// mul
module mul(
    input  wire        clk,
    input  wire        rst,
    input  wire [63:0] lm,
    input  wire [63:0] rm,
    input  wire [1:0]  Data_type,
    output reg  [19:0] mul_out
);
Size in the first run: roughly 6,300 cells after synthesis, about 150 I/O pins, about 46,000 um^2 of cells after synthesis.
clock: 5.22 ns
lec_check: 0
cap_margin: 0
cell_pad_in_sites_detail_placement: 2
cell_pad_in_sites_global_placement: 2
core_aspect_ratio: 0.84
core_margin: 7
core_utilization: 49
cts_cluster_diameter: 24
cts_cluster_size: 24
gpl_routability_driven: 1
gpl_timing_driven: 1
min_routing_layer: met2
place_density_lb_addon: 0.12
slew_margin: 30
tns_end_percent: 40
run.sh (not shown) runs the stock make flow with config.mk's settings and CLKGATE_MAP_FILE=.
The baseline stopped in 3_5_place_dp.
Edit:
==> flow/config.mk (replaced) <==
export PLATFORM = sky130hd
export DESIGN_NAME = mul
export DESIGN_NICKNAME = mul
export VERILOG_FILES = /design/flow/design.v
export SDC_FILE = /design/flow/constraint.sdc
export NUM_CORES = 4
export LEC_CHECK = 0
export CAP_MARGIN = 20
export CELL_PAD_IN_SITES_DETAIL_PLACEMENT = 1
export CELL_PAD_IN_SITES_GLOBAL_PLACEMENT = 2
export CORE_ASPECT_RATIO = 1.4
export CORE_MARGIN = 2
export CORE_UTILIZATION = 30
export CTS_CLUSTER_DIAMETER = 24
export CTS_CLUSTER_SIZE = 17
export GPL_ROUTABILITY_DRIVEN = 0
export PLACE_DENSITY_LB_ADDON = 0.12
export SLEW_MARGIN = 20
export TNS_END_PERCENT = 50
==> flow/constraint.sdc (replaced) <==
create_clock -name core_clock -period 8.69 [get_ports {clk}]
set_input_delay 1.7380 -clock core_clock [delete_from_list [all_inputs] [get_ports {clk}]]
set_output_delay 1.7380 -clock core_clock [all_outputs]
set_load 0.01 [all_outputs]
What happened:
- The new run went through all stages and came out clean
- die area grows by well over a third
- synthesized area does not change
- synthesized cell count is unchanged
Edit:
==> flow/config.mk (replaced) <==
export PLATFORM = sky130hd
export DESIGN_NAME = mul
export DESIGN_NICKNAME = mul
export VERILOG_FILES = /design/flow/design.v
export SDC_FILE = /design/flow/constraint.sdc
export NUM_CORES = 4
export LEC_CHECK = 0
export ABC_AREA = 1
export CAP_MARGIN = 20
export CORE_MARGIN = 2
export CORE_UTILIZATION = 72
export CTS_CLUSTER_DIAMETER = 227
export SLEW_MARGIN = 20
==> flow/constraint.sdc (replaced) <==
create_clock -name core_clock -period 1.75 [get_ports {clk}]
set_input_delay 0.3500 -clock core_clock [delete_from_list [all_inputs] [get_ports {clk}]]
set_output_delay 0.3500 -clock core_clock [all_outputs]
set_load 0.01 [all_outputs]
After rerunning: The new run died in 3_5_place_dp (DPL-0038). Die area drops by well over a third. Area after synthesis drops by a few percent. Synthesized cell count climbs slightly.
Edit:
--- a/flow/config.mk
+++ b/flow/config.mk
@@ -8 +7,0 @@
-export ABC_AREA = 1
@@ -11,2 +10 @@
-export CORE_UTILIZATION = 72
-export CTS_CLUSTER_DIAMETER = 227
+export CORE_UTILIZATION = 66
==> flow/constraint.sdc (replaced) <==
create_clock -name core_clock -period 5.32 [get_ports {clk}]
set_input_delay 1.0640 -clock core_clock [delete_from_list [all_inputs] [get_ports {clk}]]
set_output_delay 1.0640 -clock core_clock [all_outputs]
set_load 0.01 [all_outputs]
This time the run ran to the end with violations: negative setup slack; area after synthesis grows by about 7.5%; die size went up by 17%; synthesized cell count shrinks by 1.2%.
Edit:
--- a/flow/config.mk
+++ b/flow/config.mk
@@ -10 +10,3 @@
-export CORE_UTILIZATION = 66
+export CORE_UTILIZATION = 71
+export CTS_CLUSTER_SIZE = 37
+export PLACE_DENSITY = 0.65
This time the run ended with an error in 5_1_grt (GRT-0232).
Synthesized area does not change.
Synthesized cell count stays the same.
Die area drops by 6.9%.

old:
Starting RTL as in the previous note.
clock: 1.75 ns
lec_check: 0
abc_area: 1
cap_margin: 20
core_margin: 2
core_utilization: 72
cts_cluster_diameter: 227
cts_cluster_size: 15
gpl_routability_driven: 0
hold_slack_margin: 0.29
place_density_lb_addon: 0.01
setup_slack_margin: 0.51
slew_margin: 40
old: it failed during detailed placement (3_5_place_dp), and the tool reported DPL-0038.
The inputs of new differ from those of old as listed below.
Settings: CTS_CLUSTER_SIZE no longer set, was 15; GPL_ROUTABILITY_DRIVEN no longer set, was 0; ABC_AREA no longer set, was 1; SETUP_SLACK_MARGIN no longer set, was 0.51; SLEW_MARGIN now 20, was 40; CTS_CLUSTER_DIAMETER no longer set, was 227; PLACE_DENSITY_LB_ADDON no longer set, was 0.01; CORE_UTILIZATION now 40, was 72; HOLD_SLACK_MARGIN no longer set, was 0.29; the clock period (ns, I/O delays scaled along) now 6.5, was 1.75.
Findings:
Status: number of port buffers parity (old, new)
Changes observed in new relative to old: overall die height shows an increase of about 40%, post-synthesis average cell area saw an increase, post-synth area from yosys stat increased 7.5%, fraction of registers with async set or reset after synthesis neither gained nor lost much, area of the core climbed 54000 um^2.
[compare] base=old new=new: area of the mapped netlist went up about 7.5%; area fraction in full adders, half adders and majority gates went down 2.1 points.
new finished end to end and its layout was clean on timing, DRC and antenna.

## JK
mul again, from the RTL that the note above started with.
Settings: LEC_CHECK=0, CAP_MARGIN=35, CELL_PAD_IN_SITES_DETAIL_PLACEMENT=2, CORE_ASPECT_RATIO=0.77, CORE_MARGIN=2, CORE_UTILIZATION=40, CTS_CLUSTER_SIZE=28, GPL_ROUTABILITY_DRIVEN=0, GPL_TIMING_DRIVEN=0, MAX_ROUTING_LAYER=met5, MIN_ROUTING_LAYER=met1, SLEW_MARGIN=5, TNS_END_PERCENT=35; clock period 11.0 ns.
global routing (5_1_grt): JK exited with error
For MS, these inputs were changed with respect to JK:
# JK
export LEC_CHECK = 0
export CAP_MARGIN = 35
export CELL_PAD_IN_SITES_DETAIL_PLACEMENT = 2
export CORE_ASPECT_RATIO = 0.77
export CORE_MARGIN = 2
export CORE_UTILIZATION = 40
export CTS_CLUSTER_SIZE = 28
export GPL_ROUTABILITY_DRIVEN = 0
export GPL_TIMING_DRIVEN = 0
export MAX_ROUTING_LAYER = met5
export MIN_ROUTING_LAYER = met1
export SLEW_MARGIN = 5
export TNS_END_PERCENT = 35
create_clock -name core_clock -period 11.0 [get_ports {clk}]
# MS
export LEC_CHECK = 0
export CAP_MARGIN = 35
export CORE_ASPECT_RATIO = 0.77
export CORE_MARGIN = 2
export CORE_UTILIZATION = 40
export CTS_CLUSTER_SIZE = 28
export GPL_TIMING_DRIVEN = 0
export MAX_ROUTING_LAYER = met4
export MIN_ROUTING_LAYER = met2
export SLEW_MARGIN = 20
export TNS_END_PERCENT = 35
create_clock -name core_clock -period 11.0 [get_ports {clk}]
Of MS and JK, none finishes clean. Stage in which a tool error killed MS: global routing (5_1_grt). Count of pins on the block boundary across MS and JK: no real change. MS and JK ended up with roughly the same number of port buffers. Taking JK as the reference point, the standard cell area after detailed placement of MS rises by 0.73%. Diff JK..MS | proportion of synthesized flip-flops having asynchronous set or reset | unchanged. Compared to JK, MS has worst slack at placement 1300 ps higher.

Setup of fjord:
mul again, from the RTL that the note above started with.
make LEC_CHECK=0 CAP_MARGIN=35 CORE_MARGIN=2 CORE_UTILIZATION=40 CTS_CLUSTER_SIZE=96 GPL_TIMING_DRIVEN=0 MAX_ROUTING_LAYER=met4 MIN_ROUTING_LAYER=met2 SLEW_MARGIN=20 TNS_END_PERCENT=10 finish   # period 11.0 ns
fjord did not run to completion, as it errored out during global routing (5_1_grt).
Setup changes, fjord to violet
Settings: clearing MIN_ROUTING_LAYER, which used to be met2; clearing TNS_END_PERCENT, which used to be 10; swapping 40 for 57 in CORE_UTILIZATION; swapping 96 for 37 in CTS_CLUSTER_SIZE; clearing GPL_TIMING_DRIVEN, which used to be 0; clearing MAX_ROUTING_LAYER, which used to be met4; swapping 35 for 20 in CAP_MARGIN; swapping 11.0 for 5.12 in the clock period (ns, I/O delays scaled along).
Results
The final reports for violet and fjord show post-cts resize count higher in the former.
On buffer levels on the longest clock path, fjord tracks violet almost exactly.
Re number of buffers inserted to repair setup after CTS: fjord was lower than violet.
Compared with fjord, in violet placeable core area went down by about 30%; chip area shrank by 30%; count of standard-cell rows now sits lower.
violet: flow complete, layout not clean; failing: negative setup slack
Setup changes, violet to amber
Settings: CORE_UTILIZATION now 72, was 57; PLACE_DENSITY now 0.65, previously not set; CTS_CLUSTER_SIZE now 33, was 37; the clock period (ns, I/O delays scaled along) now 5.32, was 5.12.
Findings:
- amber: aborted in global routing (5_1_grt) (tool error)
- Reported for violet and amber, cell area after synthesis turned out identical to the last digit.
- Compared with violet, amber shows count of placed standard cells including taps lower by 398.
- Re share of synthesized cell area in full adder, half adder and majority cells: no difference whatsoever between amber and violet.
- Per the comparison of amber with violet, area of placed instances -3.8%, area of the core region lost 16,000 um2, horizontal die size now smaller, total die size shows a reduction of 21%, die span in y lower.
- Min starting density of the core across violet and amber: violet
diff inputs: amber => lagoon
Settings: swapping 33 for 34 in CTS_CLUSTER_SIZE; swapping 72 for 71 in CORE_UTILIZATION; swapping 5.32 for 5.26 in the clock period (ns, I/O delays scaled along).
- Status for lagoon and amber: no clean run
- Re area after synthesis: no difference whatsoever between lagoon and amber.
- Compared with amber, in lagoon post-CTS setup buffer count now sits higher, total cell area at the placement stage now sits higher.
- Relative to amber, the post-cts resize count measured on lagoon has increased by more than half.
## Diff of input files: cedar against lagoon
Settings: removing PLACE_DENSITY (formerly 0.65); changing CORE_UTILIZATION from 71 to 27; removing CTS_CLUSTER_SIZE (formerly 34); changing the clock period (ns, I/O delays scaled along) from 5.26 to 10.2.
==> results <==
cedar: horizontal die size about 60% above lagoon
The run showing the greater pre-CTS setup slack is cedar.
cedar reached the end of the flow, and the finished layout is clean on the timing, design-rule and antenna checks.
Per the comparison of cedar with lagoon, total half-perimeter wirelength after legalization and detailed placement moved down, initial core utilization moved down.
Summary of cedar over lagoon: share of synthesized cell area in and, or, nand and nor gates neither gained nor lost much, number of buffers inserted to repair setup after CTS now sits lower, count of buffers inserted at the top-level ports held, final weighted congestion of routability-driven global placement lost 12%.
Die area of cedar exceeds that of lagoon by more than 100%.
Die height of cedar exceeds that of lagoon by more than half.
